==> 11-08: inputs <==
==> flow/design.v <==
`timescale 1ns / 10ps
module fir(
    input clk,                               
    input signed [15:0] noisy_signal,        
    output signed [15:0] filtered_signal     
);
    integer i, j;
    localparam [143:0] COEFFS = {16'h04F6,    
                                 16'h0AE4,    
                                 16'h1089,    
                                 16'h1469,    
                                 16'h160F,    
                                 16'h1496,    
                                 16'h1089,    
                                 16'h0AE4,    
                                 16'h04F6};   
    reg signed [15:0] delayed_signal [0:8];
    reg signed [31:0] prod  [0:8];
    reg signed [32:0] sum_0 [0:4];
    reg signed [33:0] sum_1 [0:2];
    reg signed [34:0] sum_2 [0:1];
    reg signed [35:0] sum_3;
    always @(posedge clk) begin
        delayed_signal[0] <= noisy_signal;
        for (i = 1; i <= 8; i = i + 1) begin
            delayed_signal[i] <= delayed_signal[i - 1];
        end
    end
    always @(posedge clk) begin
        for (j = 0; j <= 8; j = j + 1) begin
            prod[j] <= delayed_signal[j] * $signed(COEFFS[16*j +: 16]);
        end
    end
    always @(posedge clk) begin
        sum_0[0] <= prod[0] + prod[1];
        sum_0[1] <= prod[2] + prod[3];
        sum_0[2] <= prod[4] + prod[5];
        sum_0[3] <= prod[6] + prod[7];
        sum_0[4] <= prod[8];
    end
    always @(posedge clk) begin
        sum_1[0] <= sum_0[0] + sum_0[1];
        sum_1[1] <= sum_0[2] + sum_0[3];
        sum_1[2] <= sum_0[4];
    end
    always @(posedge clk) begin
        sum_2[0] <= sum_1[0] + sum_1[1];
        sum_2[1] <= sum_1[2];
    end
    always @(posedge clk) begin
        sum_3 <= sum_2[0] + sum_2[1];
    end
    assign filtered_signal = $signed(sum_3[35:14]);
endmodule
==> flow/run.sh <==
#!/bin/bash
# the make line also repeats each setting of config.mk as NAME=value (left out here)
make -C /OpenROAD-flow-scripts/flow DESIGN_CONFIG=/design/flow/config.mk WORK_HOME=/design/flow/orfs CLKGATE_MAP_FILE= finish
==> flow/config.mk <==
export PLATFORM = sky130hd
export DESIGN_NAME = fir
export DESIGN_NICKNAME = fir
export VERILOG_FILES = /design/flow/design.v
export SDC_FILE = /design/flow/constraint.sdc
export NUM_CORES = 4
export LEC_CHECK = 0
export ABC_AREA = 1
export CAP_MARGIN = 20
export CORE_MARGIN = 2
export CORE_UTILIZATION = 72
export CTS_CLUSTER_DIAMETER = 400
export PLACE_DENSITY = 0.38
export SETUP_SLACK_MARGIN = 0.26
export SLEW_MARGIN = 20
==> flow/constraint.sdc <==
create_clock -name core_clock -period 1.64 [get_ports {clk}]
set_input_delay 0.3280 -clock core_clock [delete_from_list [all_inputs] [get_ports {clk}]]
set_output_delay 0.3280 -clock core_clock [all_outputs]
set_load 0.01 [all_outputs]
==> 09-26: changes against 11-08 <==
ABC_AREA = unset   (was 1)
CTS_CLUSTER_SIZE = 10   (was unset)
PLACE_DENSITY = unset   (was 0.38)
PLACE_DENSITY_LB_ADDON = 0.08   (was unset)
SETUP_SLACK_MARGIN = 0.48   (was 0.26)
==> 08-06: changes against 11-08 <==
ABC_AREA = unset   (was 1)
CORE_UTILIZATION = 66   (was 72)
CTS_CLUSTER_DIAMETER = unset   (was 400)
PLACE_DENSITY = 0.35   (was 0.38)
SETUP_SLACK_MARGIN = unset   (was 0.26)
==> flow/constraint.sdc (replaced) <==
create_clock -name core_clock -period 5.05 [get_ports {clk}]
set_input_delay 1.0100 -clock core_clock [delete_from_list [all_inputs] [get_ports {clk}]]
set_output_delay 1.0100 -clock core_clock [all_outputs]
set_load 0.01 [all_outputs]
==> comparison <==
- 11-08 failed in 5_1_grt (GRT-0116). 09-26 failed in 4_1_cts, error DPL-0038. 08-06 finished with setup timing left.
- Of 09-26 and 11-08, 11-08 has the higher synthesized cell count (gap 37%, measured against 11-08).
- In 08-06 the synthesized area is lower than in 11-08, by 15%.
- Die size: 09-26 < 08-06 < 11-08.
==> figures <==
	11-08	08-06	09-26
Number of distinct library cells after synthesis	37	91	91
Most common cell in the netlist	sky130_fd_sc_hd__nand2_1	sky130_fd_sc_hd__inv_1	sky130_fd_sc_hd__inv_1
Post-CTS Hold Buffers	0	0	-
Syn Area/Cell	7.26 sq um	9.75 sq um	9.75 sq um
Pre-placement core utilization	72.9%	66.8%	72.5%
Cts bufs inserted	75	78	-
Placed Area	81600 sq um	59900 sq um	73500 sq um
Portion of synthesized cell area occupied by the leading cell type	20.8%	24.4%	24.4%
Post-Synth AOI/OAI Area	4.54%	12.7%	12.7%
Number of clock sinks seen by CTS	683	683	-
Die Ht	306 um	296 um	283 um
Run status	aborted with a tool error	finished with violations	aborted with a tool error
Stage where the flow stopped	5_1_grt	-	4_1_cts
Violated checks	-	setup timing	-
Detailed placer's ending HPWL	196000 um	100000 um	168000 um
H-tree level count	3	3	-
Yosys chip area	65900 sq um	56100 sq um	56100 sq um
Xor/xnor share	4.12%	6.90%	6.90%
Cells in synth_stat.txt	9070	5754	5754
Row count	110	106	102

* * *

==> inputs of run a <==
RTL: the design.v shown in full above, as it stands there.
==> flow/config.mk <==
export PLATFORM = sky130hd
export DESIGN_NAME = fir
export DESIGN_NICKNAME = fir
export VERILOG_FILES = /design/flow/design.v
export SDC_FILE = /design/flow/constraint.sdc
export NUM_CORES = 4
export LEC_CHECK = 0
export ABC_AREA = 1
export CAP_MARGIN = 20
export CORE_ASPECT_RATIO = 1.41
export CORE_MARGIN = 2
export CORE_UTILIZATION = 72
export CTS_CLUSTER_DIAMETER = 329
export CTS_CLUSTER_SIZE = 81
export PLACE_DENSITY = 0.37
export SLEW_MARGIN = 20
==> flow/constraint.sdc <==
create_clock -name core_clock -period 3.31 [get_ports {clk}]
set_input_delay 0.6620 -clock core_clock [delete_from_list [all_inputs] [get_ports {clk}]]
set_output_delay 0.6620 -clock core_clock [all_outputs]
set_load 0.01 [all_outputs]
run.sh (not shown) runs the stock make flow with config.mk's settings and CLKGATE_MAP_FILE=.
==> run b (differences from run a) <==
==> flow/config.mk (replaced) <==
export PLATFORM = sky130hd
export DESIGN_NAME = fir
export DESIGN_NICKNAME = fir
export VERILOG_FILES = /design/flow/design.v
export SDC_FILE = /design/flow/constraint.sdc
export NUM_CORES = 4
export LEC_CHECK = 0
export CAP_MARGIN = 20
export CORE_MARGIN = 2
export CORE_UTILIZATION = 40
export SLEW_MARGIN = 20
==> flow/constraint.sdc (replaced) <==
create_clock -name core_clock -period 5.7 [get_ports {clk}]
set_input_delay 1.1400 -clock core_clock [delete_from_list [all_inputs] [get_ports {clk}]]
set_output_delay 1.1400 -clock core_clock [all_outputs]
set_load 0.01 [all_outputs]
==> run c (differences from run a) <==
==> flow/config.mk (replaced) <==
export PLATFORM = sky130hd
export DESIGN_NAME = fir
export DESIGN_NICKNAME = fir
export VERILOG_FILES = /design/flow/design.v
export SDC_FILE = /design/flow/constraint.sdc
export NUM_CORES = 4
export LEC_CHECK = 0
export CAP_MARGIN = 20
export CORE_MARGIN = 2
export CORE_UTILIZATION = 17
export SLEW_MARGIN = 20
==> flow/constraint.sdc (replaced) <==
create_clock -name core_clock -period 5.7 [get_ports {clk}]
set_input_delay 1.1400 -clock core_clock [delete_from_list [all_inputs] [get_ports {clk}]]
set_output_delay 1.1400 -clock core_clock [all_outputs]
set_load 0.01 [all_outputs]
==> run d (differences from run a) <==
==> flow/config.mk (replaced) <==
export PLATFORM = sky130hd
export DESIGN_NAME = fir
export DESIGN_NICKNAME = fir
export VERILOG_FILES = /design/flow/design.v
export SDC_FILE = /design/flow/constraint.sdc
export NUM_CORES = 4
export LEC_CHECK = 0
export CAP_MARGIN = 20
export CORE_MARGIN = 2
export CORE_UTILIZATION = 72
export CTS_CLUSTER_DIAMETER = 400
export CTS_CLUSTER_SIZE = 10
export PLACE_DENSITY = 0.39
export SETUP_SLACK_MARGIN = 0.48
export SLEW_MARGIN = 20
==> flow/constraint.sdc (replaced) <==
create_clock -name core_clock -period 1.64 [get_ports {clk}]
set_input_delay 0.3280 -clock core_clock [delete_from_list [all_inputs] [get_ports {clk}]]
set_output_delay 0.3280 -clock core_clock [all_outputs]
set_load 0.01 [all_outputs]
==> results.sh <==
# source this file to load flow results
export IMPL_adder_share=0.3442
export IMPL_use_met2=0.9639
export IMPL_top_cell="nand2_1"
export IMPL_design_core_area_um2=90640
export IMPL_firstError="[ERROR GRT-0116] Global routing finished with congestion. Check the congestion regions in the DRC Viewer."
export IMPL_synth_seq_share=0.2076
export IMPL_hold_buffers=0
export IMPL_mux_share=0
export IMPL_grt_usage=0.7788
export IMPL_outcome="aborted with a tool error"
export IMPL_haltStage="global routing (5_1_grt)"
(the above is from run a)
==> results.sh <==
# source this file to load flow results
export IMPL_outcome="complete, no violations"
export IMPL_adder_share=0.4041
export IMPL_synth_seq_share=0.2438
export IMPL_mux_share=0.003547
export IMPL_top_cell="inv_1"
export IMPL_hold_buffers=0
(the above is from run b)
==> results.sh <==
# source this file to load flow results
export IMPL_haltStage="clock tree synthesis (4_1_cts)"
export IMPL_port_buffer_count=32
export IMPL_outcome="aborted with a tool error"
export IMPL_design_core_area_um2=77340
export IMPL_adder_share=0.4041
export IMPL_dieArea_um2=80150
export IMPL_place_congestion=0.9555
export IMPL_synth_seq_share=0.2438
export IMPL_firstError="[ERROR DPL-0038] Utilization greater than 100%, impossible to legalize"
export IMPL_mux_share=0.003547
export IMPL_top_cell="inv_1"
(the above is from run d)
==> results.sh <==
# source this file to load flow results
export IMPL_mux_share=0.003547
export IMPL_top_cell="inv_1"
export IMPL_hold_buffers=0
export IMPL_outcome="complete, no violations"
export IMPL_use_met2=0.1254
(the above is from run c)

* * *

==> trial 29 <==
RTL: the design.v shown in full above, as it stands there.
==> flow/config.mk <==
export PLATFORM = sky130hd
export DESIGN_NAME = fir
export DESIGN_NICKNAME = fir
export VERILOG_FILES = /design/flow/design.v
export SDC_FILE = /design/flow/constraint.sdc
export NUM_CORES = 4
export LEC_CHECK = 0
export CAP_MARGIN = 20
export CORE_MARGIN = 2
export CORE_UTILIZATION = 72
export CTS_CLUSTER_DIAMETER = 400
export SETUP_SLACK_MARGIN = 0.26
export SLEW_MARGIN = 20
==> flow/constraint.sdc <==
create_clock -name core_clock -period 1.64 [get_ports {clk}]
set_input_delay 0.3280 -clock core_clock [delete_from_list [all_inputs] [get_ports {clk}]]
set_output_delay 0.3280 -clock core_clock [all_outputs]
set_load 0.01 [all_outputs]
==> inputs of build 45, as changes to trial 29 <==
- ABC_AREA: not set -> 1
- CTS_CLUSTER_DIAMETER: 400 -> not set
- CTS_CLUSTER_SIZE: not set -> 72
- SETUP_SLACK_MARGIN: 0.26 -> -0.07
==> flow/constraint.sdc (replaced) <==
create_clock -name core_clock -period 4.07 [get_ports {clk}]
set_input_delay 0.8140 -clock core_clock [delete_from_list [all_inputs] [get_ports {clk}]]
set_output_delay 0.8140 -clock core_clock [all_outputs]
set_load 0.01 [all_outputs]
==> inputs of trial 93, as changes to trial 29 <==
- ABC_AREA: not set -> 1
- CTS_CLUSTER_SIZE: not set -> 79
- SETUP_SLACK_MARGIN: 0.26 -> 0.46
==> results <==
Result of the run: trial 29 stopped before the end; build 45 stopped before the end; trial 93 stopped before the end
Failing step: trial 29 clock tree synthesis; build 45 global routing; trial 93 clock tree synthesis
DIE HEIGHT: trial 29 283 um; build 45 306 um; trial 93 306 um
Starting utilization of the core area: trial 29 72.5%; build 45 72.9%; trial 93 72.9%
Count leader, synth: trial 29 inv_1; build 45 nand2_1; trial 93 nand2_1
Gate Count Post-Synth: trial 29 5,754; build 45 9,070; trial 93 9,070
Core area: trial 29 0.0773 mm2; build 45 0.0903 mm2; trial 93 0.0903 mm2
Placement-stage cell area: trial 29 0.0734 mm2; build 45 0.0704 mm2; trial 93 0.0816 mm2
Horiz. Die Dim: trial 29 283 um; build 45 306 um; trial 93 306 um
Worst slack at placement: trial 29 -3.93 ns; build 45 -0.569 ns; trial 93 -2.74 ns
Tally of unique sky130hd cells used after synthesis: trial 29 91; build 45 37; trial 93 37
Post-synthesis adder-cell area fraction: trial 29 40.4%; build 45 34.4%; trial 93 34.4%
XOR Share, Synth: trial 29 6.90%; build 45 4.12%; trial 93 4.12%
Number of cells after detailed placement: trial 29 8,247; build 45 10,600; trial 93 11,300
Netlist Area Pre-Place: trial 29 0.0561 mm2; build 45 0.0659 mm2; trial 93 0.0659 mm2
Mapped Nets: trial 29 7,275; build 45 10,600; trial 93 10,600
Average size of a mapped cell: trial 29 9.75 um2; build 45 7.26 um2; trial 93 7.26 um2
Area fraction in compound gates after synthesis: trial 29 12.7%; build 45 4.54%; trial 93 4.54%
Area of the chip: trial 29 0.0802 mm2; build 45 0.0939 mm2; trial 93 0.0939 mm2
Number of standard-cell rows in the floorplan: trial 29 102; build 45 110; trial 93 110
Post-synth seq share: trial 29 24.4%; build 45 20.8%; trial 93 20.8%
Yosys-reported design area after synthesis: trial 29 0.0561 mm2; build 45 0.0659 mm2; trial 93 0.0659 mm2
Share of synthesized area spent on multiplexers: trial 29 0.355%; build 45 0%; trial 93 0%
Weighted congestion reported at the end of routability-driven placement: trial 29 0.944; build 45 1.01; trial 93 1.06
Simple-gate area share of the yosys netlist: trial 29 7.09%; build 45 23.3%; trial 93 23.3%
Post-detail-place hpwl: trial 29 167 mm; build 45 162 mm; trial 93 196 mm

* * *

==> inputs of build 38 <==
RTL: the design.v shown in full above, as it stands there.
Settings: LEC_CHECK=0, ABC_AREA=1, CAP_MARGIN=20, CELL_PAD_IN_SITES_DETAIL_PLACEMENT=0, CELL_PAD_IN_SITES_GLOBAL_PLACEMENT=0, CORE_MARGIN=2, CORE_UTILIZATION=72, CTS_CLUSTER_DIAMETER=90, CTS_CLUSTER_SIZE=75, GPL_TIMING_DRIVEN=1, MIN_ROUTING_LAYER=met1, PLACE_DENSITY_LB_ADDON=0.18, SETUP_SLACK_MARGIN=0.64, SLEW_MARGIN=15, TNS_END_PERCENT=50; clock period 4.24 ns.
==> trial 62: changes against build 38 <==
Settings changed: CELL_PAD_IN_SITES_DETAIL_PLACEMENT 0 to default, CELL_PAD_IN_SITES_GLOBAL_PLACEMENT 0 to default, CTS_CLUSTER_DIAMETER 90 to default, CTS_CLUSTER_SIZE 75 to 99, GPL_TIMING_DRIVEN 1 to default, MIN_ROUTING_LAYER met1 to default, PLACE_DENSITY_LB_ADDON 0.18 to default, SETUP_SLACK_MARGIN 0.64 to default, SLEW_MARGIN 15 to 20, TNS_END_PERCENT 50 to default.
==> flow/constraint.sdc (replaced) <==
create_clock -name core_clock -period 4.87 [get_ports {clk}]
set_input_delay 0.9740 -clock core_clock [delete_from_list [all_inputs] [get_ports {clk}]]
set_output_delay 0.9740 -clock core_clock [all_outputs]
set_load 0.01 [all_outputs]
==> build 84: changes against build 38 <==
Settings changed: CELL_PAD_IN_SITES_DETAIL_PLACEMENT 0 to default, CELL_PAD_IN_SITES_GLOBAL_PLACEMENT 0 to default, CTS_CLUSTER_DIAMETER 90 to 231, CTS_CLUSTER_SIZE 75 to 41, GPL_TIMING_DRIVEN 1 to default, MIN_ROUTING_LAYER met1 to default, PLACE_DENSITY_LB_ADDON 0.18 to 0.21, SETUP_SLACK_MARGIN 0.64 to default, SLEW_MARGIN 15 to 20, TNS_END_PERCENT 50 to default.
==> flow/constraint.sdc (replaced) <==
create_clock -name core_clock -period 1.21 [get_ports {clk}]
set_input_delay 0.2420 -clock core_clock [delete_from_list [all_inputs] [get_ports {clk}]]
set_output_delay 0.2420 -clock core_clock [all_outputs]
set_load 0.01 [all_outputs]
==> summary of the runs <==
Build 84 failed in clock tree synthesis. Trial 62 ran to the end with no violations. Build 38 never finished: it broke off in global routing.
Synthesized cell count is the same in build 38 and trial 62.
Die size is the same in build 84 and trial 62.
Synthesized area is the same in build 84 and trial 62.

* * *

==> trial 43 <==
RTL: the design.v shown in full above, as it stands there.
Settings: LEC_CHECK=0, CAP_MARGIN=10, CELL_PAD_IN_SITES_DETAIL_PLACEMENT=1, CELL_PAD_IN_SITES_GLOBAL_PLACEMENT=1, CORE_ASPECT_RATIO=1.56, CORE_MARGIN=8, CORE_UTILIZATION=41, CTS_CLUSTER_DIAMETER=328, GPL_TIMING_DRIVEN=1, MIN_ROUTING_LAYER=met1, PLACE_DENSITY_LB_ADDON=0.18, SETUP_SLACK_MARGIN=0.64, SLEW_MARGIN=0, TNS_END_PERCENT=50; clock period 6.91 ns.
==> build 41 (differences from trial 43) <==
Settings changed: ABC_AREA set to 1, CAP_MARGIN 10 to 20, CELL_PAD_IN_SITES_DETAIL_PLACEMENT 1 to unset, CELL_PAD_IN_SITES_GLOBAL_PLACEMENT 1 to unset, CORE_ASPECT_RATIO 1.56 to 1.41, CORE_MARGIN 8 to 2, CORE_UTILIZATION 41 to 72, CTS_CLUSTER_DIAMETER 328 to 329, CTS_CLUSTER_SIZE set to 81, GPL_TIMING_DRIVEN 1 to unset, HOLD_SLACK_MARGIN set to 0.13, MIN_ROUTING_LAYER met1 to unset, PLACE_DENSITY_LB_ADDON 0.18 to 0.2, SETUP_SLACK_MARGIN 0.64 to unset, SLEW_MARGIN 0 to 20, TNS_END_PERCENT 50 to unset.
==> flow/constraint.sdc (replaced) <==
create_clock -name core_clock -period 3.31 [get_ports {clk}]
set_input_delay 0.6620 -clock core_clock [delete_from_list [all_inputs] [get_ports {clk}]]
set_output_delay 0.6620 -clock core_clock [all_outputs]
set_load 0.01 [all_outputs]
==> trial 97 (differences from trial 43) <==
Settings changed: ABC_AREA set to 0, CAP_MARGIN 10 to 20, CELL_PAD_IN_SITES_DETAIL_PLACEMENT 1 to 2, CELL_PAD_IN_SITES_GLOBAL_PLACEMENT 1 to unset, CORE_ASPECT_RATIO 1.56 to unset, CORE_MARGIN 8 to 2, CORE_UTILIZATION 41 to 40, CTS_CLUSTER_DIAMETER 328 to unset, GPL_TIMING_DRIVEN 1 to 0, MAX_ROUTING_LAYER set to met5, MIN_ROUTING_LAYER met1 to unset, PLACE_DENSITY_LB_ADDON 0.18 to unset, SETUP_SLACK_MARGIN 0.64 to unset, SLEW_MARGIN 0 to 20, TNS_END_PERCENT 50 to unset.
==> flow/constraint.sdc (replaced) <==
create_clock -name core_clock -period 6.0 [get_ports {clk}]
set_input_delay 1.2000 -clock core_clock [delete_from_list [all_inputs] [get_ports {clk}]]
set_output_delay 1.2000 -clock core_clock [all_outputs]
set_load 0.01 [all_outputs]
==> notes <==
Of trial 43 and build 41, trial 43 has the higher die area (gap 59%, measured against build 41).
Build 41 ended with an error in 5_1_grt (GRT-0116). Trial 97 ended with an error in 5_1_grt. Trial 43 finished clean.
In synthesized area, trial 43 and trial 97 do not differ.
Between trial 43 and build 41, the lower synthesized cell count is in trial 43 (gap about 37%, measured against build 41).
